## v24
==> flow/design.v (excerpt) <==
module main(clk, rst, mem_rdata, mem_addr, mem_wdata, mem_we);
==> flow/config.mk <==
export PLATFORM = sky130hd
export DESIGN_NAME = main
export DESIGN_NICKNAME = main
export VERILOG_FILES = /design/flow/design.v
export SDC_FILE = /design/flow/constraint.sdc
export NUM_CORES = 4
export LEC_CHECK = 0
export CAP_MARGIN = 20
export CORE_MARGIN = 2
export CORE_UTILIZATION = 72
export CTS_CLUSTER_SIZE = 57
export PLACE_DENSITY = 0.65
export SETUP_SLACK_MARGIN = 0.49
export SLEW_MARGIN = 20
==> flow/constraint.sdc <==
create_clock -name core_clock -period 3.78 [get_ports {clk}]
set_input_delay 0.7560 -clock core_clock [delete_from_list [all_inputs] [get_ports {clk}]]
set_output_delay 0.7560 -clock core_clock [all_outputs]
set_load 0.01 [all_outputs]
run.sh (not shown) runs the stock make flow with config.mk's settings and CLKGATE_MAP_FILE=.
As the logs show, v24 stopped at 4_1_cts after a tool error, so it never reached the end of the flow.
Input changes introduced in v20 (baseline for comparison: v24):
# v24
export LEC_CHECK = 0
export CAP_MARGIN = 20
export CORE_MARGIN = 2
export CORE_UTILIZATION = 72
export CTS_CLUSTER_SIZE = 57
export PLACE_DENSITY = 0.65
export SETUP_SLACK_MARGIN = 0.49
export SLEW_MARGIN = 20
create_clock -name core_clock -period 3.78 [get_ports {clk}]
# v20
export LEC_CHECK = 0
export CAP_MARGIN = 20
export CORE_MARGIN = 2
export CORE_UTILIZATION = 40
export SETUP_SLACK_MARGIN = 1.4
export SLEW_MARGIN = 20
create_clock -name core_clock -period 5.5 [get_ports {clk}]
==> results <==
- Status | v20 and v24 | clean except v24
- v24: DPL-0038 in 4_1_cts -> run aborted
- What v20 reported for x dimension of the die has to be multiplied by 0.75 to get the figure for v24.
- Diff v20..v24 | mean instance size in the synthesized netlist | unchanged
- From v20 to v24, mapped cell area did not move at all.
- Diff v24..v20 | number of top-level pins | unchanged
- When the final numbers for v20 and v24 were put side by side, the sum of net half-perimeters after detailed placement turned out to be greater in v24.
- Cmp v20 and v24 / setup slack at placement / lower: v24
- In the tables for v20 and v24, y dimension of the die reads higher with v20.
- Diff v24..v20 | area reported by Yosys stat | unchanged
- Die area on v20 is behind v24.
Input-level comparison between v33 and v20:
# v20
export LEC_CHECK = 0
export CAP_MARGIN = 20
export CORE_MARGIN = 2
export CORE_UTILIZATION = 40
export SETUP_SLACK_MARGIN = 1.4
export SLEW_MARGIN = 20
create_clock -name core_clock -period 5.5 [get_ports {clk}]
# v33
export LEC_CHECK = 0
export ABC_AREA = 1
export CAP_MARGIN = 20
export CORE_MARGIN = 2
export CORE_UTILIZATION = 46
export CTS_CLUSTER_DIAMETER = 316
export CTS_CLUSTER_SIZE = 98
export PLACE_DENSITY = 0.38
export SLEW_MARGIN = 20
export TNS_END_PERCENT = 10
create_clock -name core_clock -period 5.5 [get_ports {clk}]
## What came out
| number of primary I/O pins | v33 vs v20 | ≈ equal |
CTRL.current_state[7] as the start point of the critical path was reported by v20, and CTRL.current_state[9] by v33.
Part of the power in combinational logic: v33 vs v20 up 1.1 points
Taking v20 as the reference point, the relative area of clock buffers and inverters in the final design of v33 falls by 0.52 points.
Setup changes, v33 to v10
# v33
export LEC_CHECK = 0
export ABC_AREA = 1
export CAP_MARGIN = 20
export CORE_MARGIN = 2
export CORE_UTILIZATION = 46
export CTS_CLUSTER_DIAMETER = 316
export CTS_CLUSTER_SIZE = 98
export PLACE_DENSITY = 0.38
export SLEW_MARGIN = 20
export TNS_END_PERCENT = 10
create_clock -name core_clock -period 5.5 [get_ports {clk}]
# v10
export LEC_CHECK = 0
export ABC_AREA = 1
export CAP_MARGIN = 20
export CORE_ASPECT_RATIO = 0.5
export CORE_MARGIN = 2
export CORE_UTILIZATION = 46
export CTS_CLUSTER_DIAMETER = 316
export CTS_CLUSTER_SIZE = 98
export PLACE_DENSITY = 0.38
export SLEW_MARGIN = 20
export TNS_END_PERCENT = 100
create_clock -name core_clock -period 5.5 [get_ports {clk}]
## What came out
Side by side, post-route core utilization turned out higher in v10 than in v33. Compared with v33, in v10 time the final worst path needs with I/O delays and setup shrank by 0.054 ns, combinational fraction of the cell area has decreased, overall routing resource usage higher. v10 ends up with lower share of the cycle needed by the critical path after routing than v33 does. Looking at number of vias in the routed layout, v10 sits about 3.6% above v33. Synthesized cell count: v33 vs v10 identical. Taking v33 as the reference point, the clock power share of v10 rises by 0.8 points.
> inputs changed (v10 -> v5)
# v10
export LEC_CHECK = 0
export ABC_AREA = 1
export CAP_MARGIN = 20
export CORE_ASPECT_RATIO = 0.5
export CORE_MARGIN = 2
export CORE_UTILIZATION = 46
export CTS_CLUSTER_DIAMETER = 316
export CTS_CLUSTER_SIZE = 98
export PLACE_DENSITY = 0.38
export SLEW_MARGIN = 20
export TNS_END_PERCENT = 100
create_clock -name core_clock -period 5.5 [get_ports {clk}]
# v5
export LEC_CHECK = 0
export ABC_AREA = 1
export CAP_MARGIN = 30
export CELL_PAD_IN_SITES_DETAIL_PLACEMENT = 2
export CORE_ASPECT_RATIO = 1.19
export CORE_MARGIN = 4
export CORE_UTILIZATION = 40
export CTS_CLUSTER_DIAMETER = 255
export CTS_CLUSTER_SIZE = 27
export GPL_ROUTABILITY_DRIVEN = 1
export GPL_TIMING_DRIVEN = 0
export HOLD_SLACK_MARGIN = 0.28
export SETUP_SLACK_MARGIN = 1.48
export SLEW_MARGIN = 0
create_clock -name core_clock -period 5.5 [get_ports {clk}]
### Flow results
v5 did not finish; the tool stopped in 4_1_cts with error DPL-0033. Changes observed in v5 relative to v10: x dimension of the die fell by 57 um, flip-flop and latch count after synthesis stayed essentially flat. Area of the mapped netlist essentially unchanged between v10 and v5. Relative to v10, the number of port buffers of v5 is lower by 1. Worst slack at placement delta for v5 relative to v10: 0.98 ns lower. Die area (v5 vs. v10) increases by more than 10%. The placed instance area of v5 is higher than that of v10. Number of placed instances, taps included was higher in v5 than in v10. Going from v10 to v5, post-DP HPWL grew by more than half.
Power is estimated from default activity; no workload was simulated.
